<file path="flow/config.mk">
export PLATFORM = sky130hd
export DESIGN_NAME = mul
export DESIGN_NICKNAME = mul
export VERILOG_FILES = /design/flow/design.v
export SDC_FILE = /design/flow/constraint.sdc
export NUM_CORES = 4
export LEC_CHECK = 0
export CAP_MARGIN = 20
export CORE_MARGIN = 4
export CORE_UTILIZATION = 30
export GPL_ROUTABILITY_DRIVEN = 1
export GPL_TIMING_DRIVEN = 1
export PLACE_DENSITY = 0.92
export SETUP_SLACK_MARGIN = -0.54
export SLEW_MARGIN = 35
export TNS_END_PERCENT = 90
</file>
<file path="flow/constraint.sdc">
create_clock -name core_clock -period 6.58 [get_ports {mul_clk}]
set_input_delay 1.3160 -clock core_clock [delete_from_list [all_inputs] [get_ports {mul_clk}]]
set_output_delay 1.3160 -clock core_clock [all_outputs]
set_load 0.01 [all_outputs]
</file>
<file path="flow/design.v">
module mul(
    input         mul_clk,
    input         resetn,
    input         mul_signed,
    input  [31:0] x,
    input  [31:0] y,
    input         de_to_ex_valid,
    input         ex_allowin,
    output [63:0] result
);
    wire [16:0] booth_c;                              
    wire [63:0] booth_part_prod [16:0];               
    wire [16:0] part_prod [63:0];                     
    wire [63:0] x_mul = {{32{x[31]&mul_signed}}, x}; 
    wire [33:0] y_mul = {{ 2{y[31]&mul_signed}}, y};
    genvar j;
    generate
    for(j = 0; j < 17; j = j + 1) begin : booth
        if(j == 0) begin
          booth_2b booth_0(
                            .Y({y_mul[1:0], 1'b0}), 
                            .X(x_mul             ),
                            .P(booth_part_prod[0]), 
                            .C(booth_c[0]        )
                          );
        end else begin
          booth_2b booth(
                            .Y(y_mul[2*j+1:2*j-1]), 
                            .X(x_mul<<(2*j)      ), 
                            .P(booth_part_prod[j]), 
                            .C(booth_c[j]        )
                        );
        end
    end
    endgenerate
    genvar k;
    generate
    for(k = 0; k < 64; k = k + 1)
        begin: switch
            assign part_prod[k] = {
                                        booth_part_prod[16][k],
                                        booth_part_prod[15][k], 
                                        booth_part_prod[14][k], 
                                        booth_part_prod[13][k], 
                                        booth_part_prod[12][k], 
                                        booth_part_prod[11][k], 
                                        booth_part_prod[10][k], 
                                        booth_part_prod[ 9][k], 
                                        booth_part_prod[ 8][k], 
                                        booth_part_prod[ 7][k], 
                                        booth_part_prod[ 6][k], 
                                        booth_part_prod[ 5][k], 
                                        booth_part_prod[ 4][k], 
                                        booth_part_prod[ 3][k], 
                                        booth_part_prod[ 2][k], 
                                        booth_part_prod[ 1][k], 
                                        booth_part_prod[ 0][k]
                                  };
        end
    endgenerate
    reg  [16:0] booth_c_r;               
    reg  [16:0] part_prod_r[63:0];       
    wire [13:0] c[63:0];                 
    wire [63:0] add_src1, add_src2;      
    always @(posedge mul_clk)
    begin
        if(de_to_ex_valid & ex_allowin) begin
                booth_c_r <= booth_c;
        end
    end
    genvar m;
    generate
        for(m = 0; m < 64; m = m + 1) begin : part_prod_trans
            always @(posedge mul_clk)
            begin
                if(de_to_ex_valid & ex_allowin) begin
                    part_prod_r[m] <= part_prod[m];
                end
            end
        end
    endgenerate
    assign c[0] = booth_c_r[13:0];
    assign add_src2[0] = booth_c_r[14];
    genvar i;
    generate
    for(i = 0; i < 64; i = i + 1) 
    begin: wallace
        if(i < 63) begin
            wallace_16 wallace(
                                    .cin    (c[i]          ), 
                                    .data_in(part_prod_r[i]), 
                                    .cout   (c[i+1]        ), 
                                    .C      (add_src2[i+1] ), 
                                    .S      (add_src1[i]   )
                               );
        end else begin
            wallace_16 wallace_63(
                                    .cin    (c[63]          ),
                                    .data_in(part_prod_r[63]), 
                                    .S      (add_src1[63]   )
                                 );
        end
    end
    endgenerate
    assign result = add_src1 + add_src2 + booth_c_r[15] + booth_c_r[16];
endmodule
module booth_2b(
    input [2:0] Y,
    input [63:0] X,
    output [63:0] P,
    output C
);
    assign P = Y==3'b001 ? X      :
               Y==3'b010 ? X      :
               Y==3'b011 ? X<<1   :
               Y==3'b100 ? ~(X<<1):
               Y==3'b101 ? ~X     :
               Y==3'b110 ? ~X     :
                           68'd0;
    assign C = Y==3'b100 || Y==3'b101 || Y==3'b110;
endmodule
module wallace_16(
    input  [13:0] cin,
    input  [16:0] data_in,
    output [13:0] cout,
    output        C,
    output        S
);
    wire B1_2, A1_2, C1_3, B1_3, A1_3, A2_0, C2_1, B2_1, A2_1, B3_1, A3_1, A4_0, B4_0, A5_0;
    function [1:0] Add_1;
        input A, B, CIN;
        begin
          Add_1 = A + B + CIN;
        end
    endfunction
    assign {cout[ 0], B1_2} = Add_1(data_in[ 4], data_in[ 3], data_in[ 2]),
           {cout[ 1], A1_2} = Add_1(data_in[ 7], data_in[ 6], data_in[ 5]),
           {cout[ 2], C1_3} = Add_1(data_in[10], data_in[ 9], data_in[ 8]),
           {cout[ 3], B1_3} = Add_1(data_in[13], data_in[12], data_in[11]),
           {cout[ 4], A1_3} = Add_1(data_in[16], data_in[15], data_in[14]),
           {cout[ 5], A2_0} = Add_1(    cin[ 2],     cin[ 1],     cin[ 0]),
           {cout[ 6], C2_1} = Add_1(data_in[ 0],     cin[ 4],     cin[ 3]),
           {cout[ 7], B2_1} = Add_1(       A1_2,        B1_2, data_in[ 1]),
           {cout[ 8], A2_1} = Add_1(       A1_3,        B1_3,        C1_3),
           {cout[ 9], B3_1} = Add_1(       A2_0,     cin[ 6],     cin[ 5]),
           {cout[10], A3_1} = Add_1(       A2_1,        B2_1,        C2_1),
           {cout[11], B4_0} = Add_1(    cin[ 9],     cin[ 8],     cin[ 7]),
           {cout[12], A4_0} = Add_1(       A3_1,        B3_1,     cin[10]),
           {cout[13], A5_0} = Add_1(       A4_0,        B4_0,     cin[11]),
           {C       , S   } = Add_1(       A5_0,     cin[13],     cin[12]);
endmodule
</file>
<file path="flow/run.sh">
#!/bin/bash
# the make line also repeats each setting of config.mk as NAME=value (left out here)
make -C /OpenROAD-flow-scripts/flow DESIGN_CONFIG=/design/flow/config.mk WORK_HOME=/design/flow/orfs CLKGATE_MAP_FILE= finish
</file>
==> notes.md, run 1 <==
* **cell mode on critical path** buf_6
* **detailed route wirelength on metal2** 93990 µm
* **dpl ws** -2.496 ns
* **number of instances in the synthesized netlist** 4958
* **pre-placement core utilization** 30.18%
* **Largest cells by area** edfxtp_1 (33%), fa_1 (28%), xor2_1 (8.1%)
* **grt total ovfl** 0
* **sum of net half-perimeters after detailed placement** 137700 µm
* **antenna violations before repair** 27
* **synthesis-to-layout area growth** 20.84%
* **total of warnings raised by yosys** 4
* **warning total across the stage logs** 38
* **yosys xor share** 9.193%
* **final setup violation count** 64
* **global-route wire length before repair** 305200 µm
* **number of clock buffers inserted by TritonCTS** 56
* **post-placement cell area** 61990 µm²
* **met1 wire length** 63380 µm
* **share of async-settable or async-resettable flops after synthesis** 0%
* **sort of element at the end of the critical path** output pin
* **Commonest cells post-synth** fa_1 (770), inv_1 (722), edfxtp_1 (609)
* **buffer-and-inverter tally for the worst setup path** 10
* **startpoint class of the critical path** register
* **final setup TNS** -124.91 ns
* **Final WS setup** -2.581 ns
* **Iter 0 DRT Violations** 8818
* **Critical Setup Path Class** register to output pin
* **worst hold margin** 1.193 ns
* **sequential share of the synthesized area** 33.09%
* **Post-Synth Simple-Gate Area** 3.657%
* **clock root buffer** clkbuf_16
* **Inst Count DP** 7579
* **drt via density** 5.883
* **FP Rows** 157
* **uppermost routed layer** met5
* **leading cell type by number of instances after synthesis** fa_1
* **first-pass detailed-route iteration total** 17
* **Cells on Worst Hold Path** 2
* **floorplan core area** 183100 µm²
* **dominant synthesized flop cell** edfxtp_1
* **Horiz. Die Dim** 437.2 µm
* **area fraction in compound gates** 14.89%
* **endpoint of the worst hold path** part_prod_r[18][9]
* **mux cell area share after synthesis** 0.2559%
* **final design area excluding fillers** 66770 µm²
* **Port Buf Inserts** 131
* **area of the mapped netlist** 55260 µm²
* **Cell Count, Final, Fillers Out** 7763
* **TritonCTS Sinks** 609
* **total wirelength of the detailed-routed design** 213400 µm
* **per-cell routed wire length** 27.49 µm
* **Bufs on Longest Clock Path** 3
* **max frequency** 109.2 MHz
* **count of endpoints failing hold in the final timing report** 0
* **period utilization** 139.2%
* **GRT Resource Usage Total** 21.02%
* **number of pins exceeding their max-slew limit in the final report** 0
* **result of the run** failed layout checks
* **adder-cell area share of the yosys netlist** 31.04%
* **Data arrival, critical path** 7.85 ns
* **HP Class** primary input to register
* **clock-pin slew on the worst setup and hold paths** 0.07 ns
* **number of global-route vias before repair** 47550
* **count of cell types in the netlist** 78
* **Hold Startpoint** y[19]
* **number of nets with antenna violations after detailed routing** 0
* **CP Capture Point** result[61]
* **syn_area_per_cell** 11.15 µm²
* **Crit Path Max Fanout** 4
* **cell depth of the worst setup path** 27
* **post-layout min period** 9.161 ns
* **max-capacitance violation count** 0
* **largest delay contributor family on the critical path** adder cells
* **Clock H-tree levels** 2
* **die height** 437.2 µm
* **Crit path largest cell delay** 0.69 ns
* **clock tree from TritonCTS** done
* **number of nets in the finished design** 6215
* **post-synth tally of flip-flops with integrated enable** 609
* **required time of the critical path** 5.26 ns
* **Layout Check Fails** setup timing
* **critical path's slowest cell** fa_2
* **worst slew slack as a fraction of its limit** 30.56%
* **length of routed met3 wiring** 32050 µm
* **Synth logic family** adder cells
* **FF+latch count, synth** 609
* **crit path launch** part_prod_r[0][15]
* **slew at the pin closest to its max-slew limit** 1.035 ns
* **cells in synth_stat.txt** 4958
* **post-synthesis chip area from yosys** 55260 µm²
* **area of the chip** 191100 µm²
* **Vias** 45670
* **Placer Congestion** 0.9849
* **DRC violations left** 0
* **count of pins on the block boundary** 133
* **library cell occupying the most area in the post-synthesis netlist** edfxtp_1
* **RSZ-0062 raised after global routing** yes
* **pin count of the biggest net entering global routing** 181
* **Yosys top cell area share** 33.09%
-- routing by layer --
layer | vias to the layer above | GRT usage [%]
li1 | 17170 | -
met1 | 21810 | 22.52
met2 | 4964 | 33.14
met3 | 1704 | 7.943
met4 | 14 | 17.05
met5 | - | 0.4284
-- through the flow --
stage	util [%]
2_1_floorplan	-
3_3_place_gp	33.70
3_5_place_dp	33.86
4_1_cts	35.98
5_1_grt	36.46
6_report	36.47
-- cell type report --
type,instances,area [µm²]
Inverter,723,2720
Multi-Input combinational cell,3198,35140
Fill cell,16310,116300
Antenna cell,17,42.54
Sequential cell,609,18290
Clock inverter,41,414.1
Tap cell,2464,3083
Clock buffer,62,1424
Timing Repair Buffer,649,5658
-- timing repair --
action                     4_1_cts  5_1_grt
pin swaps                      163      118
cloned                           1        0
hold buffers                     0        0
gates resized                  527      133
setup buffers                   53       34
setup endpoints to repair       64       64
==> run 2, diff against run 1 <==
CAP_MARGIN = 0   (was 20)
CELL_PAD_IN_SITES_DETAIL_PLACEMENT = 1   (was not set)
CORE_MARGIN = 6   (was 4)
CORE_UTILIZATION = 40   (was 30)
CTS_CLUSTER_DIAMETER = 202   (was not set)
GPL_ROUTABILITY_DRIVEN = 0   (was 1)
GPL_TIMING_DRIVEN = 0   (was 1)
PLACE_DENSITY = not set   (was 0.92)
PLACE_DENSITY_LB_ADDON = 0.05   (was not set)
SETUP_SLACK_MARGIN = not set   (was -0.54)
SLEW_MARGIN = 20   (was 35)
TNS_END_PERCENT = 10   (was 90)
clock period = 15.7 ns   (was 6.58 ns; I/O delays follow)
==> notes.md, run 2 <==
* **result of the run** complete, no violations
* **Critical Setup Path Class** register to output pin
* **clock tree from TritonCTS** done
* **Vias** 43590
* **count of cell types in the netlist** 78
* **sequence of cells on the critical path** fa_1 > inv_1 > fa_1 > fa_1 > fa_1 > fa_1 > inv_1 > fa_1 > ha_1 > ha_1 > and3_1 > nand3_1 > o211ai_1 > nor4_1 > a21o_1 > or3_4 > a21oi_4 > o22ai_1 > xnor2_1 > clkdlybuf4s50_1
* **sum of net half-perimeters after detailed placement** 209000 µm
* **count of pins on the block boundary** 133
* **global-route wire length before repair** 361600 µm
* **syn_area_per_cell** 11.15 µm²
* **post-synthesis chip area from yosys** 55260 µm²
* **Yosys top cell area share** 33.09%
* **antenna violations before repair** 42
* **multi-input logic area** 32690 µm²
* **number of instances resized during post-cts repair** 0
* **clock root buffer** clkbuf_16
* **post-synth tally of flip-flops with integrated enable** 609
* **number of nets in the finished design** 6138
* **warning total across the stage logs** 29
* **startpoint class of the critical path** register
* **max frequency** 76.13 MHz
* **number of nets with antenna violations after detailed routing** 0
* **number of setup buffers added after CTS** 0
* **period utilization** 83.67%
* **area fraction in compound gates** 14.89%
* **slew at the pin closest to its max-slew limit** 1.381 ns
* **fillcell total** 14580
* **number of pins exceeding their max-slew limit in the final report** 0
* **TritonCTS Sinks** 609
* **Port Buf Inserts** 95
* **final setup TNS** 0 ns
* **Cells on Worst Hold Path** 2
* **Synth logic family** adder cells
* **adder-cell area share of the yosys netlist** 31.04%
* **count of endpoints failing hold in the final timing report** 0
* **area taken by flip-flops and latches** 18290 µm²
* **FF+latch count, synth** 609
* **Commonest cells post-synth** fa_1 (770), inv_1 (722), edfxtp_1 (609)
* **Crit path largest cell delay** 1.29 ns
* **cell depth of the worst setup path** 20
* **number of instances in the synthesized netlist** 4958
* **Clock H-tree levels** 3
* **per-cell routed wire length** 38.08 µm
* **HP Class** primary input to register
* **buffer-and-inverter tally for the worst setup path** 3
* **critical path's slowest cell** fa_1
* **total of warnings raised by yosys** 4
* **sort of element at the end of the critical path** output pin
* **crit path launch** part_prod_r[0][16]
* **post-layout min period** 13.14 ns
* **synthesis-to-layout area growth** 11.55%
* **Crit Path Max Fanout** 7
* **dominant synthesized flop cell** edfxtp_1
* **FP Rows** 135
* **sequential share of the synthesized area** 33.09%
* **CP Capture Point** result[58]
* **share of async-settable or async-resettable flops after synthesis** 0%
* **Horiz. Die Dim** 383.7 µm
* **clock-pin slew on the worst setup and hold paths** 0.06 ns
* **drt via density** 6.208
* **mux cell area share after synthesis** 0.2559%
* **post-placement cell area** 59020 µm²
* **die height** 383.7 µm
* **Iter 0 DRT Violations** 6463
* **max-capacitance violation count** 0
* **leading cell type by number of instances after synthesis** fa_1
* **final design area excluding fillers** 61640 µm²
* **GRT Resource Usage Total** 35.60%
* **Data arrival, critical path** 10.00 ns
* **pre-placement core utilization** 40.54%
* **Bufs on Longest Clock Path** 3
* **total wirelength of the detailed-routed design** 267400 µm
* **endpoint of the worst hold path** booth_c_r[0]
* **worst hold margin** 3.164 ns
* **RSZ-0062 raised after global routing** no
* **floorplan core area** 136300 µm²
* **cells in synth_stat.txt** 4958
* **worst slew slack as a fraction of its limit** 7.965%
* **area of the chip** 147200 µm²
* **first-pass detailed-route iteration total** 8
* **Largest cells by area** edfxtp_1 (33%), fa_1 (28%), xor2_1 (8.1%)
* **library cell occupying the most area in the post-synthesis netlist** edfxtp_1
* **cell mode on critical path** fa_1
* **area of the mapped netlist** 55260 µm²
* **Hold Startpoint** y[1]
* **DRC violations left** 0
* **number of global-route vias before repair** 44310
* **hold-fix buffers at CTS** 0
* **grt total ovfl** 0
* **required time of the critical path** 12.56 ns
* **pin count of the biggest net entering global routing** 58
* **final setup violation count** 0
* **yosys xor share** 9.193%
* **number of clock buffers inserted by TritonCTS** 78
* **largest delay contributor family on the critical path** adder cells
* **Post-Synth Simple-Gate Area** 3.657%
==> run 2: stage by stage <==
step	util, %	setup WS (ns)	std cells
4_1_cts	45.15	2.142	7001
3_3_place_gp	42.87	0.4326	6835
3_5_place_dp	43.30	2.880	6858
6_report	45.22	2.564	7022
5_1_grt	45.20	2.219	7007
2_1_floorplan	-	4.651	4959
==> run 2: cell type report <==
class                      count  share of cell area (%)
clock inverter                55                  0.8200
antenna                       18                 0.07307
buffer                       429                   2.710
tap                         1781                   3.615
clock buffer                  88                   3.262
timing repair buffer         121                   2.417
multi-input combinational   3198                   53.03
sequential                   609                   29.67
inverter                     723                   4.402
==> run 2: layer usage <==
metal  wire length (µm)  vias to the layer above  part of all wire [%]  GRT usage [%]
met5                 80                        -                 0.030              0
met4              20890                       10                   7.8          21.57
met3              31420                      813                    12          10.71
met2             111900                     3103                    42          51.71
met1             103100                    22580                    39          46.99
li1                   -                    17090                     -              -
==> run 3, diff against run 2 <==
CAP_MARGIN = 20   (was 0)
CELL_PAD_IN_SITES_DETAIL_PLACEMENT = not set   (was 1)
CORE_MARGIN = 7   (was 6)
CTS_CLUSTER_DIAMETER = not set   (was 202)
GPL_TIMING_DRIVEN = not set   (was 0)
PLACE_DENSITY_LB_ADDON = not set   (was 0.05)
TNS_END_PERCENT = not set   (was 10)
==> notes.md, run 3 <==
* **max-capacitance violation count** 0
* **Crit path largest cell delay** 1.12 ns
* **share of async-settable or async-resettable flops after synthesis** 0%
* **sequential share of the synthesized area** 33.09%
* **Horiz. Die Dim** 385.7 µm
* **slew at the pin closest to its max-slew limit** 1.168 ns
* **area fraction in compound gates** 14.89%
* **cell depth of the worst setup path** 21
* **startpoint class of the critical path** register
* **cells in synth_stat.txt** 4958
* **Largest cells by area** edfxtp_1 (33%), fa_1 (28%), xor2_1 (8.1%)
* **result of the run** complete, no violations
* **floorplan core area** 137300 µm²
* **number of instances in the synthesized netlist** 4958
* **GRT Resource Usage Total** 23.70%
* **warning total across the stage logs** 33
* **post-synth tally of flip-flops with integrated enable** 609
* **FP Rows** 136
* **leading cell type by number of instances after synthesis** fa_1
* **final design area excluding fillers** 60280 µm²
* **number of pins exceeding their max-slew limit in the final report** 0
* **Port Buf Inserts** 131
* **period utilization** 86.56%
* **number of clock buffers inserted by TritonCTS** 73
* **Data arrival, critical path** 10.45 ns
* **synthesis-to-layout area growth** 9.086%
* **CP Capture Point** result[61]
* **antenna violations before repair** 15
* **endpoint of the worst hold path** booth_c_r[2]
* **Vias** 38410
* **dpl ws** 2.822 ns
* **yosys xor share** 9.193%
* **required time of the critical path** 12.56 ns
* **sum of net half-perimeters after detailed placement** 124700 µm
* **TritonCTS Sinks** 609
* **grt total ovfl** 0
* **cell mode on critical path** fa_1
* **Iter 0 DRT Violations** 4332
* **adder-cell area share of the yosys netlist** 31.04%
* **mux cell area share after synthesis** 0.2559%
* **post-layout min period** 13.59 ns
* **area of the mapped netlist** 55260 µm²
* **post-layout util** 43.90%
* **buffer-and-inverter tally for the worst setup path** 4
* **Yosys top cell area share** 33.09%
* **multi-input logic area** 32880 µm²
* **sort of element at the end of the critical path** output pin
* **pre-placement core utilization** 40.24%
* **dominant synthesized flop cell** edfxtp_1
* **die height** 385.7 µm
* **clock root buffer** clkbuf_16
* **FF+latch count, synth** 609
* **Hold Startpoint** y[3]
* **count of pins on the block boundary** 133
* **global-route wire length before repair** 263100 µm
* **Synth logic family** adder cells
* **syn_area_per_cell** 11.15 µm²
* **final setup TNS** 0 ns
* **fillcell total** 12740
* **hold-fix buffers at CTS** 0
* **Crit Path Max Fanout** 9
* **Final WS setup** 2.110 ns
* **number of instances resized during post-cts repair** 0
* **largest delay contributor family on the critical path** adder cells
* **first-pass detailed-route iteration total** 8
* **clock-pin slew on the worst setup and hold paths** 0.06 ns
* **total of warnings raised by yosys** 4
* **HP Class** primary input to register
* **Commonest cells post-synth** fa_1 (770), inv_1 (722), edfxtp_1 (609)
* **RSZ-0062 raised after global routing** no
* **number of nets in the finished design** 5811
* **drt via density** 5.746
* **max frequency** 73.59 MHz
* **library cell occupying the most area in the post-synthesis netlist** edfxtp_1
* **DRC violations left** 0
* **final setup violation count** 0
* **count of endpoints failing hold in the final timing report** 0
* **critical path's slowest cell** fa_1
* **area of the chip** 148700 µm²
* **pin count of the biggest net entering global routing** 165
* **Cells on Worst Hold Path** 2
* **clock tree from TritonCTS** done
* **per-cell routed wire length** 26.46 µm
* **Bufs on Longest Clock Path** 3
* **total wirelength of the detailed-routed design** 176900 µm
* **count of cell types in the netlist** 78
* **number of setup buffers added after CTS** 0
* **crit path launch** part_prod_r[0][16]
* **number of global-route vias before repair** 39500
* **Clock H-tree levels** 3
* **post-synthesis chip area from yosys** 55260 µm²
* **Critical Setup Path Class** register to output pin
* **sequence of cells on the critical path** fa_1 > fa_1 > inv_1 > buf_4 > fa_1 > fa_1 > fa_1 > inv_1 > fa_1 > ha_1 > ha_1 > o211ai_1 > o21ai_0 > nand3_1 > o21ai_0 > o2111a_1 > o21ai_1 > and3_1 > nand2b_1 > o311ai_0 > clkdlybuf4s50_1
* **worst slew slack as a fraction of its limit** 21.97%
* **Post-Synth Simple-Gate Area** 3.657%
* **number of nets with antenna violations after detailed routing** 0
* **area taken by flip-flops and latches** 18290 µm²
* **post-placement cell area** 57950 µm²
## run 3: layout make-up
class                           count  area share, %
Clock buffer                       87          3.188
Clock inverter                     36         0.5459
Antenna cell                        9        0.03736
Timing Repair Buffer              228          3.124
Sequential cell                   609          30.34
Inverter                          723          4.502
Tap cell                         1794          3.724
Multi-Input combinational cell   3198          54.54
## run 3: per-layer routing
metal / routed length (µm) / GRT usage [%] / vias up
li1: - / - / 16390
met5: 85 / 0 / -
met4: 6207 / 7.707 / 14
met2: 79940 / 36.85 / 1939
met1: 73340 / 33.11 / 19740
met3: 17310 / 5.279 / 324
## run 3: through the flow
stage	cells	hold slack (ns)
floorplan	4959	3.347
global placement	6548	3.722
detailed placement	6550	3.725
CTS	6673	3.047
global route	6675	3.105
finish	6684	3.097
==> run 4, diff against run 3 <==
ABC_AREA = 1   (was not set)
CELL_PAD_IN_SITES_DETAIL_PLACEMENT = 1   (was not set)
CELL_PAD_IN_SITES_GLOBAL_PLACEMENT = 2   (was not set)
CORE_MARGIN = 2   (was 7)
CORE_UTILIZATION = 37   (was 40)
CTS_CLUSTER_DIAMETER = 47   (was not set)
CTS_CLUSTER_SIZE = 62   (was not set)
GPL_ROUTABILITY_DRIVEN = not set   (was 0)
PLACE_DENSITY_LB_ADDON = 0.24   (was not set)
SETUP_SLACK_MARGIN = -0.38   (was not set)
clock period = 17.7 ns   (was 15.7 ns; I/O delays follow)
==> notes.md, run 4 <==
* **result of the run** complete, no violations
* **sequence of cells on the critical path** fa_1 > inv_1 > fa_1 > fa_1 > fa_1 > fa_1 > inv_1 > fa_1 > ha_1 > ha_1 > a21oi_1 > o21ai_0 > a21oi_1 > o21ai_0 > a21oi_1 > nand3_1 > nand2_1 > clkdlybuf4s50_1
* **FP Rows** 140
* **yosys xor share** 0.9677%
* **leading cell type by number of instances after synthesis** inv_1
* **library cell occupying the most area in the post-synthesis netlist** edfxtp_1
* **pre-placement core utilization** 37.26%
* **post-placement cell area** 57210 µm²
* **buffer-and-inverter tally for the worst setup path** 3
* **cell depth of the worst setup path** 18
* **largest delay contributor family on the critical path** adder cells
* **clock tree from TritonCTS** done
* **final setup TNS** 0 ns
* **antenna violations before repair** 15
* **endpoint of the worst hold path** part_prod_r[0][5]
* **per-cell routed wire length** 32.21 µm
* **FF+latch count, synth** 609
* **drt via density** 6.055
* **sequential share of the synthesized area** 33.68%
* **Synth logic family** adder cells
* **DRC violations left** 0
* **Placer Congestion** 0.9516
* **grt total ovfl** 0
* **required time of the critical path** 14.16 ns
* **number of nets with antenna violations after detailed routing** 0
* **post-layout util** 41.81%
* **HP Class** primary input to register
* **final design area excluding fillers** 60930 µm²
* **post-synth tally of flip-flops with integrated enable** 609
* **sum of net half-perimeters after detailed placement** 162700 µm
* **Hold Startpoint** y[10]
* **clock root buffer** clkbuf_16
* **floorplan core area** 145700 µm²
* **post-layout min period** 12.25 ns
* **startpoint class of the critical path** register
* **CP Capture Point** result[61]
* **Clock H-tree levels** 3
* **number of pins exceeding their max-slew limit in the final report** 0
* **number of instances resized during post-cts repair** 0
* **Port Buf Inserts** 131
* **cell mode on critical path** fa_1
* **GRT Resource Usage Total** 31.81%
* **Largest cells by area** edfxtp_1 (34%), fa_1 (28%), inv_1 (6.6%)
* **Horiz. Die Dim** 387.1 µm
* **Vias** 45270
* **number of nets in the finished design** 6442
* **mux cell area share after synthesis** 0%
* **number of global-route vias before repair** 47260
* **worst slew slack as a fraction of its limit** 18.73%
* **TritonCTS Sinks** 609
* **area of the mapped netlist** 54300 µm²
* **hold-fix buffers at CTS** 0
* **Iter 0 DRT Violations** 5108
* **synthesis-to-layout area growth** 12.21%
* **final setup violation count** 0
* **total of warnings raised by yosys** 4
* **area fraction in compound gates** 17.46%
* **number of instances in the synthesized netlist** 5530
* **count of endpoints failing hold in the final timing report** 0
* **Yosys top cell area share** 33.68%
* **number of setup buffers added after CTS** 0
* **count of pins on the block boundary** 133
* **dominant synthesized flop cell** edfxtp_1
* **pin count of the biggest net entering global routing** 160
* **fillcell total** 16200
* **dpl ws** 6.060 ns
* **Bufs on Longest Clock Path** 3
* **adder-cell area share of the yosys netlist** 31.59%
* **Commonest cells post-synth** inv_1 (954), fa_1 (770), edfxtp_1 (609)
* **Crit Path Max Fanout** 17
* **period utilization** 69.21%
* **share of async-settable or async-resettable flops after synthesis** 0%
* **sort of element at the end of the critical path** output pin
* **Cells on Worst Hold Path** 2
* **slew at the pin closest to its max-slew limit** 1.219 ns
* **syn_area_per_cell** 9.820 µm²
* **critical path's slowest cell** edfxtp_1
* **Data arrival, critical path** 8.71 ns
* **area of the chip** 149800 µm²
* **global-route wire length before repair** 344300 µm
* **Critical Setup Path Class** register to output pin
* **post-synthesis chip area from yosys** 54300 µm²
* **warning total across the stage logs** 35
* **first-pass detailed-route iteration total** 6
* **RSZ-0062 raised after global routing** no
* **number of clock buffers inserted by TritonCTS** 101
* **clock-pin slew on the worst setup and hold paths** 0.06 ns
* **worst hold margin** 3.533 ns
* **total wirelength of the detailed-routed design** 240800 µm
* **max-capacitance violation count** 0
* **crit path launch** part_prod_r[63][2]
* **Final WS setup** 5.449 ns
* **Post-Synth Simple-Gate Area** 6.608%
* **max frequency** 81.63 MHz
* **die height** 387.1 µm
* **count of cell types in the netlist** 44
* **Crit path largest cell delay** 0.94 ns
* **cells in synth_stat.txt** 5530
-- run 4: through the flow --
stage,std cells
finish,7476
global route,7471
CTS,7464
detailed placement,7272
global placement,7266
floorplan,5531
-- run 4: layout make-up --
| type | instances | area [µm²] | share of cell area [%] |
|---|---|---|---|
| multi-input cells | 3544 | 30880 | 50.67 |
| repair buffers | 240 | 2152 | 3.532 |
| diodes | 6 | 15.01 | 0.02464 |
| inverters | 968 | 3642 | 5.977 |
| well taps | 1917 | 2399 | 3.936 |
| flip-flops and latches | 609 | 18290 | 30.01 |
| clock inverters | 86 | 996.0 | 1.634 |
| clock buffers | 106 | 2567 | 4.213 |
-- run 4: per-layer routing --
metal | part of all wire, % | up-vias | GRT usage, %
li1 | - | 18510 | -
met1 | 41 | 23610 | 43.84
met2 | 44 | 2665 | 48.99
met3 | 10 | 478 | 7.364
met4 | 3.7 | 8 | 11.57
met5 | 0.020 | - | 0
==> run 5, diff against run 4 <==
ABC_AREA = not set   (was 1)
CAP_MARGIN = 0   (was 20)
CELL_PAD_IN_SITES_DETAIL_PLACEMENT = not set   (was 1)
CELL_PAD_IN_SITES_GLOBAL_PLACEMENT = not set   (was 2)
CORE_ASPECT_RATIO = 1.45   (was not set)
CORE_UTILIZATION = 72   (was 37)
CTS_CLUSTER_DIAMETER = 398   (was 47)
CTS_CLUSTER_SIZE = 10   (was 62)
HOLD_SLACK_MARGIN = 0.28   (was not set)
PLACE_DENSITY = 0.35   (was not set)
PLACE_DENSITY_LB_ADDON = not set   (was 0.24)
SETUP_SLACK_MARGIN = 1.66   (was -0.38)
TNS_END_PERCENT = 40   (was not set)
clock period = 6.71 ns   (was 17.7 ns; I/O delays follow)
==> notes.md, run 5 <==
* **FF+latch count, synth** 609
* **Layout Check Fails** setup timing
* **number of global-route vias before repair** 45590
* **Bufs on Longest Clock Path** 3
* **Critical Setup Path Class** register to output pin
* **total of warnings raised by yosys** 4
* **endpoint of the worst hold path** part_prod_r[63][10]
* **Cells on Worst Hold Path** 3
* **area of the mapped netlist** 55260 µm²
* **leading cell type by number of instances after synthesis** fa_1
* **pre-placement core utilization** 72.55%
* **share of async-settable or async-resettable flops after synthesis** 0%
* **total wirelength of the detailed-routed design** 187700 µm
* **period utilization** 132.2%
* **Yosys top cell area share** 33.09%
* **Placer Congestion** 1.009
* **Commonest cells post-synth** fa_1 (770), inv_1 (722), edfxtp_1 (609)
* **max-capacitance violation count** 0
* **clock tree from TritonCTS** done
* **final design area excluding fillers** 63120 µm²
* **count of endpoints failing hold in the final timing report** 0
* **crit path launch** part_prod_r[0][8]
* **slew at the pin closest to its max-slew limit** 1.229 ns
* **Hold Startpoint** y[21]
* **sequential share of the synthesized area** 33.09%
* **Inst Count DP** 6097
* **critical path's slowest cell** fa_2
* **Horiz. Die Dim** 234.1 µm
* **post-synthesis chip area from yosys** 55260 µm²
* **Data arrival, critical path** 7.53 ns
* **startpoint class of the critical path** register
* **drt via density** 6.893
* **per-cell routed wire length** 30.20 µm
* **FP Rows** 122
* **sum of net half-perimeters after detailed placement** 126300 µm
* **cells in synth_stat.txt** 4958
* **RSZ-0062 raised after global routing** yes
* **Largest cells by area** edfxtp_1 (33%), fa_1 (28%), xor2_1 (8.1%)
* **post-synth tally of flip-flops with integrated enable** 609
* **clock-pin slew on the worst setup and hold paths** 0.05 ns
* **post-placement cell area** 59690 µm²
* **max frequency** 112.7 MHz
* **buffer-and-inverter tally for the worst setup path** 7
* **final setup violation count** 63
* **die height** 337.6 µm
* **Final WS setup** -2.163 ns
* **DRC violations left** 0
* **grt total ovfl** 0
* **cell depth of the worst setup path** 24
* **pin count of the biggest net entering global routing** 144
* **area fraction in compound gates** 14.89%
* **required time of the critical path** 5.37 ns
* **warning total across the stage logs** 46
* **syn_area_per_cell** 11.15 µm²
* **floorplan core area** 76170 µm²
* **synthesis-to-layout area growth** 14.22%
* **Iter 0 DRT Violations** 6000
* **number of instances in the synthesized netlist** 4958
* **post-layout min period** 8.873 ns
* **largest delay contributor family on the critical path** adder cells
* **clock root buffer** clkbuf_16
* **Clock H-tree levels** 3
* **count of pins on the block boundary** 133
* **GRT Resource Usage Total** 48.88%
* **mux cell area share after synthesis** 0.2559%
* **Vias** 42850
* **number of clock buffers inserted by TritonCTS** 70
* **final setup TNS** -104.87 ns
* **area of the chip** 79020 µm²
* **number of nets with antenna violations after detailed routing** 0
* **result of the run** failed layout checks
* **sort of element at the end of the critical path** output pin
* **HP Class** primary input to register
* **Post-Synth Simple-Gate Area** 3.657%
* **TritonCTS Sinks** 609
* **number of nets in the finished design** 6193
* **global-route wire length before repair** 277100 µm
* **library cell occupying the most area in the post-synthesis netlist** edfxtp_1
* **Port Buf Inserts** 131
* **worst slew slack as a fraction of its limit** 18.07%
* **dominant synthesized flop cell** edfxtp_1
* **Cell Count, Final, Fillers Out** 6216
* **first-pass detailed-route iteration total** 9
* **count of cell types in the netlist** 78
* **Crit Path Max Fanout** 5
* **cell mode on critical path** fa_1
* **Synth logic family** adder cells
* **Crit path largest cell delay** 0.63 ns
* **antenna violations before repair** 10
* **yosys xor share** 9.193%
* **sequence of cells on the critical path** fa_1 > fa_2 > clkinvlp_4 > buf_12 > buf_12 > fa_2 > fa_1 > fa_1 > inv_1 > fa_1 > ha_4 > ha_4 > a21o_1 > a211o_1 > o211a_4 > buf_6 > nor4_4 > a21oi_4 > o41ai_2 > buf_4 > o21ai_4 > a31oi_4 > xnor2_2 > buf_2
* **adder-cell area share of the yosys netlist** 31.04%
* **number of pins exceeding their max-slew limit in the final report** 0
* **CP Capture Point** result[60]
-- run 5: area by class of cell --
cell class | count | area, µm²
timing repair buffer | 613 | 4788
antenna | 4 | 10.01
fill | 4364 | 13050
inverter | 723 | 2729
clock inverter | 3 | 41.29
sequential | 609 | 18290
multi-input combinational | 3198 | 34190
clock buffer | 74 | 1831
tap | 992 | 1241
-- run 5: through the flow --
stage	hold WS, ns	worst slack (ns)	utilization [%]
3_5_place_dp	1.838	-2.266	78.37
5_1_grt	1.237	-2.302	82.85
2_1_floorplan	1.549	-1.415	-
4_1_cts	1.194	-2.118	82.31
6_report	1.201	-2.163	82.87
3_3_place_gp	1.827	-2.200	78.37
-- run 5: layer usage --
| layer | up-vias | routed length (µm) | track usage, % |
|---|---|---|---|
| met4 | 14 | 17410 | 37.18 |
| met3 | 1128 | 27040 | 16.69 |
| li1 | 17090 | - | - |
| met1 | 20910 | 57290 | 56.98 |
| met5 | - | 93 | 0 |
| met2 | 3709 | 85890 | 74.74 |
-- run 5: what timing repair did --
item,4_1_cts,5_1_grt
pin swaps,132,74
buffers inserted,24,12
setup endpoints to repair,64,64
cloned,1,0
hold buffers,0,0
gates resized,286,173
==> run 6, diff against run 5 <==
ABC_AREA = 0   (was not set)
CAP_MARGIN = 40   (was 0)
CELL_PAD_IN_SITES_DETAIL_PLACEMENT = 2   (was not set)
CELL_PAD_IN_SITES_GLOBAL_PLACEMENT = 1   (was not set)
CORE_ASPECT_RATIO = not set   (was 1.45)
CORE_MARGIN = 10   (was 2)
CORE_UTILIZATION = 54   (was 72)
CTS_CLUSTER_DIAMETER = not set   (was 398)
CTS_CLUSTER_SIZE = not set   (was 10)
GPL_ROUTABILITY_DRIVEN = 0   (was not set)
HOLD_SLACK_MARGIN = not set   (was 0.28)
PLACE_DENSITY = 0.66   (was 0.35)
SETUP_SLACK_MARGIN = not set   (was 1.66)
SLEW_MARGIN = 35   (was 20)
TNS_END_PERCENT = not set   (was 40)
clock period = 9.37 ns   (was 6.71 ns; I/O delays follow)
==> notes.md, run 6 <==
* **share of async-settable or async-resettable flops after synthesis** 0%
* **Port Buf Inserts** 131
* **Commonest cells post-synth** fa_1 (770), inv_1 (722), edfxtp_1 (609)
* **dpl ws** -0.5052 ns
* **Post-Synth Simple-Gate Area** 3.657%
* **mux cell area share after synthesis** 0.2559%
* **Failed at** 4_1_cts
* **floorplan core area** 101700 µm²
* **post-synth tally of flip-flops with integrated enable** 609
* **first error in the log** [ERROR DPL-0033] detailed placement checks failed during check placement.
* **dominant synthesized flop cell** edfxtp_1
* **count of cell types in the netlist** 78
* **area fraction in compound gates** 14.89%
* **FF+latch count, synth** 609
* **total of warnings raised by yosys** 4
* **area of the mapped netlist** 55260 µm²
* **result of the run** stopped before the end
* **Synth logic family** adder cells
* **post-synthesis chip area from yosys** 55260 µm²
* **area of the chip** 115500 µm²
* **number of instances in the synthesized netlist** 4958
* **Inst Count DP** 6250
* **pre-placement core utilization** 54.31%
* **count of pins on the block boundary** 133
* **die height** 339.9 µm
* **Horiz. Die Dim** 339.9 µm
* **syn_area_per_cell** 11.15 µm²
* **adder-cell area share of the yosys netlist** 31.04%
* **yosys xor share** 9.193%
* **Yosys top cell area share** 33.09%
* **leading cell type by number of instances after synthesis** fa_1
* **FP Rows** 117
* **sequential share of the synthesized area** 33.09%
* **cells in synth_stat.txt** 4958
* **sum of net half-perimeters after detailed placement** 182500 µm
* **library cell occupying the most area in the post-synthesis netlist** edfxtp_1
* **Largest cells by area** edfxtp_1 (33%), fa_1 (28%), xor2_1 (8.1%)
==> run 6: metrics by stage <==
| step | utilization, % | hold WS (ns) | instance area, µm² |
|---|---|---|---|
| 3_5_place_dp | 57.80 | 2.358 | 58810 |
| 3_3_place_gp | 57.31 | 2.355 | 58310 |
| 2_1_floorplan | - | 2.081 | 55270 |
==> run 7, diff against run 6 <==
ABC_AREA = not set   (was 0)
CAP_MARGIN = 30   (was 40)
CELL_PAD_IN_SITES_DETAIL_PLACEMENT = not set   (was 2)
CELL_PAD_IN_SITES_GLOBAL_PLACEMENT = not set   (was 1)
CORE_MARGIN = 7   (was 10)
CORE_UTILIZATION = 40   (was 54)
CTS_CLUSTER_DIAMETER = 202   (was not set)
GPL_ROUTABILITY_DRIVEN = 1   (was 0)
GPL_TIMING_DRIVEN = 0   (was not set)
PLACE_DENSITY = not set   (was 0.66)
PLACE_DENSITY_LB_ADDON = 0.05   (was not set)
SLEW_MARGIN = 20   (was 35)
clock period = 15.7 ns   (was 9.37 ns; I/O delays follow)
==> notes.md, run 7 <==
* **floorplan core area** 137300 µm²
* **worst slew slack as a fraction of its limit** 19.93%
* **Post-Synth Simple-Gate Area** 3.657%
* **post-layout util** 45.87%
* **worst hold margin** 3.098 ns
* **count of pins on the block boundary** 133
* **total wirelength of the detailed-routed design** 267900 µm
* **Vias** 43480
* **clock root buffer** clkbuf_16
* **area taken by flip-flops and latches** 18290 µm²
* **crit path launch** part_prod_r[0][13]
* **cells in synth_stat.txt** 4958
* **final setup TNS** 0 ns
* **fillcell total** 13050
* **max frequency** 76.95 MHz
* **Iter 0 DRT Violations** 6608
* **Commonest cells post-synth** fa_1 (770), inv_1 (722), edfxtp_1 (609)
* **total of warnings raised by yosys** 4
* **Bufs on Longest Clock Path** 3
* **die height** 385.7 µm
* **Crit path largest cell delay** 1.14 ns
* **Largest cells by area** edfxtp_1 (33%), fa_1 (28%), xor2_1 (8.1%)
* **warning total across the stage logs** 29
* **Cells on Worst Hold Path** 4
* **number of instances resized during post-cts repair** 0
* **number of setup buffers added after CTS** 0
* **library cell occupying the most area in the post-synthesis netlist** edfxtp_1
* **Yosys top cell area share** 33.09%
* **period utilization** 82.77%
* **number of nets with antenna violations after detailed routing** 0
* **post-synth tally of flip-flops with integrated enable** 609
* **Crit Path Max Fanout** 9
* **number of clock buffers inserted by TritonCTS** 79
* **syn_area_per_cell** 11.15 µm²
* **sequence of cells on the critical path** fa_1 > fa_1 > inv_1 > buf_8 > fa_1 > fa_1 > fa_1 > inv_1 > fa_1 > ha_1 > ha_1 > a21oi_1 > nor2_1 > o41ai_1 > a21oi_1 > o2111a_1 > nor2_1 > o21ai_0 > a21boi_0 > xnor2_1 > clkdlybuf4s50_1
* **Final WS setup** 2.704 ns
* **number of global-route vias before repair** 42620
* **buffer-and-inverter tally for the worst setup path** 4
* **cell mode on critical path** fa_1
* **final setup violation count** 0
* **FP Rows** 136
* **area fraction in compound gates** 14.89%
* **number of nets in the finished design** 6232
* **post-synthesis chip area from yosys** 55260 µm²
* **pin count of the biggest net entering global routing** 57
* **dominant synthesized flop cell** edfxtp_1
* **Data arrival, critical path** 9.86 ns
* **Placer Congestion** 1.008
* **number of pins exceeding their max-slew limit in the final report** 0
* **number of instances in the synthesized netlist** 4958
* **area of the chip** 148700 µm²
* **mux cell area share after synthesis** 0.2559%
* **startpoint class of the critical path** register
* **antenna violations before repair** 40
* **pre-placement core utilization** 40.24%
* **global-route wire length before repair** 358200 µm
* **first-pass detailed-route iteration total** 19
* **cell depth of the worst setup path** 21
* **DRC violations left** 0
* **FF+latch count, synth** 609
* **adder-cell area share of the yosys netlist** 31.04%
* **count of cell types in the netlist** 78
* **sequential share of the synthesized area** 33.09%
* **Synth logic family** adder cells
* **drt via density** 6.092
* **synthesis-to-layout area growth** 13.98%
* **endpoint of the worst hold path** part_prod_r[37][8]
* **slew at the pin closest to its max-slew limit** 1.201 ns
* **area of the mapped netlist** 55260 µm²
* **Clock H-tree levels** 3
* **TritonCTS Sinks** 609
* **Port Buf Inserts** 95
* **clock tree from TritonCTS** done
* **largest delay contributor family on the critical path** adder cells
* **hold-fix buffers at CTS** 0
* **per-cell routed wire length** 37.54 µm
* **count of endpoints failing hold in the final timing report** 0
* **yosys xor share** 9.193%
* **share of async-settable or async-resettable flops after synthesis** 0%
* **critical path's slowest cell** fa_1
* **post-layout min period** 13.00 ns
* **leading cell type by number of instances after synthesis** fa_1
* **multi-input logic area** 32700 µm²
* **RSZ-0062 raised after global routing** no
* **max-capacitance violation count** 0
* **result of the run** complete, no violations
* **clock-pin slew on the worst setup and hold paths** 0.06 ns
* **Horiz. Die Dim** 385.7 µm
* **HP Class** primary input to register
* **CP Capture Point** result[41]
* **grt total ovfl** 0
* **sort of element at the end of the critical path** output pin
* **GRT Resource Usage Total** 35.36%
* **sum of net half-perimeters after detailed placement** 214400 µm
* **Hold Startpoint** x[21]
* **dpl ws** 3.280 ns
* **required time of the critical path** 12.56 ns
* **Critical Setup Path Class** register to output pin
[run 7: area by class of cell]
class	count	share of cell area, %
multi-input cells	3198	51.91
flip-flops and latches	609	29.03
inverters	723	4.309
repair buffers	214	4.189
well taps	1794	3.564
clock buffers	90	3.238
plain buffers	429	2.638
clock inverters	51	1.005
diodes	29	0.1152
[run 7: metrics by stage]
stage,std cells,instance area [µm²]
2_1_floorplan,4959,55260
6_report,7137,62990
4_1_cts,7081,62570
3_3_place_gp,6848,58460
3_5_place_dp,6940,59890
5_1_grt,7112,62920
[run 7: metal layers]
layer	vias to the layer above	global-route usage, %	wire (µm)
met3	804	10.48	30230
met1	22280	46.28	104000
met5	-	0.2313	86
met2	3084	51.41	112200
li1	17290	-	-
met4	12	22.20	21360
==> run 8, diff against run 7 <==
CAP_MARGIN = 5   (was 30)
CORE_MARGIN = 2   (was 7)
CORE_UTILIZATION = 68   (was 40)
CTS_CLUSTER_DIAMETER = not set   (was 202)
CTS_CLUSTER_SIZE = 71   (was not set)
GPL_TIMING_DRIVEN = not set   (was 0)
MAX_ROUTING_LAYER = met4   (was not set)
MIN_ROUTING_LAYER = met1   (was not set)
PLACE_DENSITY_LB_ADDON = not set   (was 0.05)
SLEW_MARGIN = 5   (was 20)
TNS_END_PERCENT = 70   (was not set)
clock period = 7.25 ns   (was 15.7 ns; I/O delays follow)
==> notes.md, run 8 <==
* **result of the run** failed layout checks
* **Layout Check Fails** setup timing
* **post-synthesis chip area from yosys** 55260 µm²
* **number of global-route vias before repair** 42520
* **clock root buffer** clkbuf_16
* **library cell occupying the most area in the post-synthesis netlist** edfxtp_1
* **Data arrival, critical path** 7.40 ns
* **TritonCTS Sinks** 609
* **pre-placement core utilization** 68.60%
* **drt via density** 6.617
* **buffer-and-inverter tally for the worst setup path** 5
* **pin count of the biggest net entering global routing** 170
* **DRC violations left** 0
* **CP Capture Point** result[58]
* **Commonest cells post-synth** fa_1 (770), inv_1 (722), edfxtp_1 (609)
* **clock tree from TritonCTS** done
* **total wirelength of the detailed-routed design** 183200 µm
* **Vias** 41740
* **global-route wire length before repair** 266900 µm
* **Hold Startpoint** y[1]
* **area fraction in compound gates** 14.89%
* **Bufs on Longest Clock Path** 3
* **dominant synthesized flop cell** edfxtp_1
* **count of cell types in the netlist** 78
* **max-capacitance violation count** 0
* **Synth logic family** adder cells
* **Final WS setup** -1.602 ns
* **Port Buf Inserts** 131
* **max frequency** 113.0 MHz
* **sum of net half-perimeters after detailed placement** 123200 µm
* **hold-fix buffers at CTS** 0
* **cells in synth_stat.txt** 4958
* **slew at the pin closest to its max-slew limit** 1.392 ns
* **sort of element at the end of the critical path** output pin
* **total of warnings raised by yosys** 4
* **number of pins exceeding their max-slew limit in the final report** 0
* **Yosys top cell area share** 33.09%
* **post-synth tally of flip-flops with integrated enable** 609
* **syn_area_per_cell** 11.15 µm²
* **sequence of cells on the critical path** fa_2 > fa_2 > buf_6 > fa_1 > fa_1 > fa_1 > inv_1 > fa_1 > inv_2 > fa_2 > ha_4 > inv_2 > fa_2 > nand2b_4 > a21oi_4 > o211a_4 > o31ai_4 > a21o_1 > or3_4 > a21oi_4 > o22ai_2 > xnor2_1 > buf_2
* **FP Rows** 104
* **worst slew slack as a fraction of its limit** 7.041%
* **Critical Setup Path Class** register to output pin
* **floorplan core area** 80550 µm²
* **final setup violation count** 63
* **startpoint class of the critical path** register
* **adder-cell area share of the yosys netlist** 31.04%
* **Crit Path Max Fanout** 4
* **period utilization** 122.1%
* **count of pins on the block boundary** 133
* **count of endpoints failing hold in the final timing report** 0
* **die height** 289.1 µm
* **RSZ-0062 raised after global routing** yes
* **critical path's slowest cell** fa_2
* **crit path launch** part_prod_r[0][15]
* **largest delay contributor family on the critical path** adder cells
* **post-layout min period** 8.852 ns
* **dpl ws** -1.698 ns
* **antenna violations before repair** 6
* **number of nets with antenna violations after detailed routing** 0
* **number of clock buffers inserted by TritonCTS** 67
* **leading cell type by number of instances after synthesis** fa_1
* **grt total ovfl** 0
* **final setup TNS** -72.82 ns
* **Crit path largest cell delay** 0.62 ns
* **required time of the critical path** 5.80 ns
* **Horiz. Die Dim** 289.1 µm
* **first-pass detailed-route iteration total** 9
* **synthesis-to-layout area growth** 15.11%
* **Largest cells by area** edfxtp_1 (33%), fa_1 (28%), xor2_1 (8.1%)
* **number of nets in the finished design** 6169
* **Placer Congestion** 1.045
* **cell depth of the worst setup path** 23
* **GRT Resource Usage Total** 45.59%
* **Iter 0 DRT Violations** 6107
* **warning total across the stage logs** 40
* **number of instances in the synthesized netlist** 4958
* **FF+latch count, synth** 609
* **Clock H-tree levels** 3
* **share of async-settable or async-resettable flops after synthesis** 0%
* **sequential share of the synthesized area** 33.09%
* **area of the chip** 83560 µm²
* **Post-Synth Simple-Gate Area** 3.657%
* **endpoint of the worst hold path** part_prod_r[2][1]
* **area of the mapped netlist** 55260 µm²
* **mux cell area share after synthesis** 0.2559%
* **Cells on Worst Hold Path** 4
* **yosys xor share** 9.193%
* **clock-pin slew on the worst setup and hold paths** 0.06 ns
* **per-cell routed wire length** 29.04 µm
* **HP Class** primary input to register
run 8: cell type report:
class                      instances  area (µm²)
multi-input combinational       3198       34630
sequential                       609       18290
fill                            5062       16940
timing repair buffer             592        4568
inverter                         723        2718
clock buffer                      81        1750
tap                             1060        1326
clock inverter                    39       309.0
antenna                            6       15.01
run 8: layer usage:
metal	vias up	track usage (%)	part of all wire (%)
met5	-	-	0
met4	0	19.30	4.9
met3	592	16.61	16
met2	3348	65.15	44
met1	20690	59.20	36
li1	17110	-	-
run 8: metrics by stage:
step	hold slack [ns]	area (µm²)	util [%]	instances
4_1_cts	1.350	62890	78.08	6280
3_5_place_dp	2.009	59770	74.21	6146
2_1_floorplan	1.657	55270	-	4959
5_1_grt	1.378	63610	78.97	6308
6_report	1.369	63610	78.97	6308
3_3_place_gp	1.997	59770	74.21	6146
run 8: repair_timing:
action / 4_1_cts / 5_1_grt
resized: 441 / 114
cloned: 0 / 0
setup endpoints to repair: 63 / 64
pin swaps: 103 / 65
setup buffers: 20 / 24
endpoints found under the hold margin: 0 / 0
==> run 9, diff against run 8 <==
CAP_MARGIN = 20   (was 5)
CORE_UTILIZATION = 72   (was 68)
CTS_CLUSTER_DIAMETER = 94   (was not set)
CTS_CLUSTER_SIZE = not set   (was 71)
GPL_ROUTABILITY_DRIVEN = not set   (was 1)
HOLD_SLACK_MARGIN = -0.09   (was not set)
MIN_ROUTING_LAYER = not set   (was met1)
PLACE_DENSITY = 0.42   (was not set)
SETUP_SLACK_MARGIN = -0.4   (was not set)
SLEW_MARGIN = 20   (was 5)
TNS_END_PERCENT = 40   (was 70)
clock period = 6.62 ns   (was 7.25 ns; I/O delays follow)
==> notes.md, run 9 <==
* **result of the run** failed layout checks
* **Layout Check Fails** setup timing
* **antenna violations before repair** 9
* **Cells on Worst Hold Path** 1
* **share of async-settable or async-resettable flops after synthesis** 0%
* **largest delay contributor family on the critical path** adder cells
* **cells in synth_stat.txt** 4958
* **Port Buf Inserts** 131
* **post-layout min period** 8.889 ns
* **FF+latch count, synth** 609
* **total of warnings raised by yosys** 4
* **syn_area_per_cell** 11.15 µm²
* **fillcell total** 4139
* **max frequency** 112.5 MHz
* **drt via density** 6.780
* **adder-cell area share of the yosys netlist** 31.04%
* **met3 track demand over resource in global routing** 19.29%
* **met2 Resource Use GR** 69.33%
* **Post-Synth Simple-Gate Area** 3.657%
* **sequential share of the synthesized area** 33.09%
* **global-route wire length before repair** 269400 µm
* **number of pins exceeding their max-slew limit in the final report** 0
* **HP Class** primary input to register
* **TritonCTS Sinks** 609
* **leading cell type by number of instances after synthesis** fa_1
* **number of nets in the finished design** 6156
* **crit path launch** part_prod_r[0][12]
* **FP Rows** 101
* **synthesis-to-layout area growth** 14.53%
* **clock tree from TritonCTS** done
* **sort of element at the end of the critical path** output pin
* **number of nets with antenna violations after detailed routing** 0
* **Critical Setup Path Class** register to output pin
* **Synth logic family** adder cells
* **clock root buffer** clkbuf_16
* **grt total ovfl** 0
* **Yosys top cell area share** 33.09%
* **number of clock buffers inserted by TritonCTS** 61
* **post-synthesis chip area from yosys** 55260 µm²
* **number of global-route vias before repair** 43010
* **slew at the pin closest to its max-slew limit** 1.212 ns
* **Iter 0 DRT Violations** 7044
* **total wirelength of the detailed-routed design** 184300 µm
* **max-capacitance violation count** 0
* **Horiz. Die Dim** 281.0 µm
* **mux cell area share after synthesis** 0.2559%
* **count of cell types in the netlist** 78
* **first-pass detailed-route iteration total** 8
* **sum of net half-perimeters after detailed placement** 126200 µm
* **endpoint of the worst hold path** booth_c_r[0]
* **number of instances in the synthesized netlist** 4958
* **pre-placement core utilization** 72.76%
* **yosys xor share** 9.193%
* **dominant synthesized flop cell** edfxtp_1
* **area of the mapped netlist** 55260 µm²
* **critical path's slowest cell** fa_1
* **clock-pin slew on the worst setup and hold paths** 0.06 ns
* **hold-fix buffers at CTS** 0
* **library cell occupying the most area in the post-synthesis netlist** edfxtp_1
* **worst slew slack as a fraction of its limit** 19.09%
* **Vias** 42420
* **startpoint class of the critical path** register
* **cell depth of the worst setup path** 23
* **count of endpoints failing hold in the final timing report** 0
* **Commonest cells post-synth** fa_1 (770), inv_1 (722), edfxtp_1 (609)
* **post-layout util** 83.33%
* **Largest cells by area** edfxtp_1 (33%), fa_1 (28%), xor2_1 (8.1%)
* **pin count of the biggest net entering global routing** 119
* **GRT Resource Usage Total** 48.40%
* **period utilization** 134.3%
* **area fraction in compound gates** 14.89%
* **final setup TNS** -106.11 ns
* **met1 usage** 61.69%
* **Crit path largest cell delay** 0.62 ns
* **Final WS setup** -2.269 ns
* **Data arrival, critical path** 7.57 ns
* **buffer-and-inverter tally for the worst setup path** 6
* **die height** 281.0 µm
* **final setup violation count** 64
* **CP Capture Point** result[63]
* **per-cell routed wire length** 29.46 µm
* **Clock H-tree levels** 2
* **cell mode on critical path** fa_1
* **RSZ-0062 raised after global routing** yes
* **post-synth tally of flip-flops with integrated enable** 609
* **Hold Startpoint** y[1]
* **Most Crowded Layer GR** met2
* **sequence of cells on the critical path** fa_1 > fa_1 > inv_2 > clkbuf_16 > fa_2 > fa_1 > fa_1 > inv_2 > fa_2 > ha_4 > ha_4 > o211ai_1 > o211ai_1 > o211ai_1 > a31oi_2 > o211ai_2 > buf_6 > a2111oi_4 > buf_4 > o21ai_2 > a21o_1 > nand4_1 > clkdlybuf4s50_1
* **DRC violations left** 0
* **Placer Congestion** 1.010
* **floorplan core area** 75950 µm²
* **Bufs on Longest Clock Path** 3
* **count of pins on the block boundary** 133
* **area of the chip** 78980 µm²
* **warning total across the stage logs** 38
* **required time of the critical path** 5.30 ns
* **Crit Path Max Fanout** 4
-- run 9: what timing repair did --
action	CTS	global route
cloned	0	1
setup endpoints to repair	64	64
pin swaps	78	116
setup buffers	16	20
gates resized	337	148
-- run 9: area by class of cell --
cell class                 instances  area (µm²)  share of cell area [%]
antenna                            6       15.01                 0.02372
clock buffer                      74        1575                   2.489
clock inverter                    31       297.8                  0.4705
inverter                         723        2714                   4.288
multi-input combinational       3198       34480                   54.48
sequential                       609       18290                   28.89
tap                             1030        1289                   2.036
timing repair buffer             585        4629                   7.315
-- run 9: layer usage --
layer  vias up  share of wire (%)
met2      3906                 43
met1     20640                 34
met5         -                  0
li1      17070                  -
met4         0                5.5
met3       801                 17
-- run 9: through the flow --
step,hold slack [ns],cell area [µm²],setup WS [ns],std cells
floorplan,1.531,55270,-1.729,4959
global placement,1.761,59730,-2.092,6113
detailed placement,1.768,59730,-2.188,6113
CTS,1.087,62520,-2.253,6229
global route,1.117,63290,-2.415,6255
finish,1.113,63290,-2.269,6256
==> run 10, diff against run 9 <==
CTS_CLUSTER_DIAMETER = 347   (was 94)
CTS_CLUSTER_SIZE = 10   (was not set)
HOLD_SLACK_MARGIN = not set   (was -0.09)
MAX_ROUTING_LAYER = not set   (was met4)
SETUP_SLACK_MARGIN = 1.66   (was -0.4)
clock period = 6.84 ns   (was 6.62 ns; I/O delays follow)
==> notes.md, run 10 <==
* **DRC violations left** 0
* **area fraction in compound gates** 14.89%
* **clock tree from TritonCTS** done
* **FF+latch count, synth** 609
* **clock-pin slew on the worst setup and hold paths** 0.06 ns
* **global-route wire length before repair** 266800 µm
* **Bufs on Longest Clock Path** 3
* **yosys xor share** 9.193%
* **Cell Count, Final, Fillers Out** 6212
* **post-layout min period** 8.886 ns
* **worst slew slack as a fraction of its limit** 17.09%
* **area taken by flip-flops and latches** 18290 µm²
* **critical path's slowest cell** fa_2
* **GRT Resource Usage Total** 46.59%
* **Port Buf Inserts** 131
* **Commonest cells post-synth** fa_1 (770), inv_1 (722), edfxtp_1 (609)
* **result of the run** failed layout checks
* **Clock H-tree levels** 3
* **count of pins on the block boundary** 133
* **endpoint of the worst hold path** part_prod_r[28][14]
* **HP Class** primary input to register
* **count of endpoints failing hold in the final timing report** 0
* **number of nets with antenna violations after detailed routing** 0
* **syn_area_per_cell** 11.15 µm²
* **first-pass detailed-route iteration total** 9
* **count of cell types in the netlist** 78
* **dominant synthesized flop cell** edfxtp_1
* **Crit path largest cell delay** 0.66 ns
* **RSZ-0062 raised after global routing** yes
* **CP Capture Point** result[55]
* **number of global-route vias before repair** 43460
* **Iter 0 DRT Violations** 6026
* **post-layout util** 82.98%
* **floorplan core area** 75950 µm²
* **Cells on Worst Hold Path** 2
* **multi-input logic area** 34260 µm²
* **Hold Startpoint** y[29]
* **die height** 281.0 µm
* **slew at the pin closest to its max-slew limit** 1.241 ns
* **number of instances in the synthesized netlist** 4958
* **mux cell area share after synthesis** 0.2559%
* **number of pins exceeding their max-slew limit in the final report** 0
* **Largest cells by area** edfxtp_1 (33%), fa_1 (28%), xor2_1 (8.1%)
* **Horiz. Die Dim** 281.0 µm
* **Layout Check Fails** setup timing
* **sum of net half-perimeters after detailed placement** 122700 µm
* **cell mode on critical path** fa_2
* **Vias** 42090
* **final setup violation count** 63
* **number of clock buffers inserted by TritonCTS** 70
* **Data arrival, critical path** 7.52 ns
* **post-synthesis chip area from yosys** 55260 µm²
* **post-synth tally of flip-flops with integrated enable** 609
* **fillcell total** 4244
* **library cell occupying the most area in the post-synthesis netlist** edfxtp_1
* **Yosys top cell area share** 33.09%
* **antenna violations before repair** 5
* **Crit Path Max Fanout** 7
* **share of async-settable or async-resettable flops after synthesis** 0%
* **period utilization** 129.9%
* **area of the chip** 78980 µm²
* **adder-cell area share of the yosys netlist** 31.04%
* **TritonCTS Sinks** 609
* **Post-Synth Simple-Gate Area** 3.657%
* **drt via density** 6.776
* **max-capacitance violation count** 0
* **cells in synth_stat.txt** 4958
* **per-cell routed wire length** 29.32 µm
* **pin count of the biggest net entering global routing** 134
* **synthesis-to-layout area growth** 14.04%
* **Placer Congestion** 0.9857
* **Critical Setup Path Class** register to output pin
* **grt total ovfl** 0
* **largest delay contributor family on the critical path** adder cells
* **worst hold margin** 1.261 ns
* **Final WS setup** -2.046 ns
* **max frequency** 112.5 MHz
* **pre-placement core utilization** 72.76%
* **number of nets in the finished design** 6149
* **startpoint class of the critical path** register
* **clock root buffer** clkbuf_16
* **buffer-and-inverter tally for the worst setup path** 7
* **total of warnings raised by yosys** 4
* **FP Rows** 101
* **required time of the critical path** 5.47 ns
* **warning total across the stage logs** 46
* **leading cell type by number of instances after synthesis** fa_1
* **sequence of cells on the critical path** fa_2 > fa_2 > clkinvlp_4 > buf_12 > fa_2 > fa_1 > fa_1 > inv_1 > fa_2 > ha_4 > ha_4 > o211ai_1 > o211ai_1 > o211ai_1 > a31oi_4 > o211ai_2 > buf_6 > a2111oi_4 > buf_4 > buf_4 > nor2_4 > o21ai_2 > xor2_1 > buf_2
* **cell depth of the worst setup path** 24
* **total wirelength of the detailed-routed design** 182100 µm
* **Synth logic family** adder cells
* **sort of element at the end of the critical path** output pin
* **crit path launch** part_prod_r[0][15]
* **Inst Count DP** 6095
* **sequential share of the synthesized area** 33.09%
* **area of the mapped netlist** 55260 µm²
[run 10: cell type report]
| class | instances | share of cell area (%) |
|---|---|---|
| clock inverter | 6 | 0.1429 |
| clock buffer | 72 | 2.825 |
| tap | 1030 | 2.045 |
| sequential | 609 | 29.02 |
| multi-input combinational | 3198 | 54.36 |
| timing repair buffer | 569 | 7.261 |
| inverter | 723 | 4.328 |
| antenna | 5 | 0.01985 |
[run 10: per-stage QoR]
step / setup WS, ns / setup TNS [ns] / instance area, µm²
after global placement: -1.938 / -81.59 / 59620
after floorplan: -1.311 / -51.06 / 55340
after detailed placement: -2.015 / -87.27 / 59650
after global routing: -2.244 / -107.86 / 63010
final: -2.046 / -96.89 / 63020
after CTS: -1.982 / -93.57 / 62480
[run 10: routing by layer]
layer  vias up  wire length (µm)  global-route usage, %  share of wire, %
li1      17010                 -                      -                 -
met1     20710             62860                  61.47                35
met2      3721             79240                  68.40                44
met3       650             30140                  17.72                17
met4         2              9875                  22.72               5.4
met5         -                12                      0            0.0066
[run 10: what timing repair did]
action | in CTS | in global routing
buffers inserted | 12 | 14
pin swaps | 133 | 52
hold buffers | 0 | 0
gates cloned | 1 | 0
setup endpoints to repair | 64 | 64
resized | 375 | 92
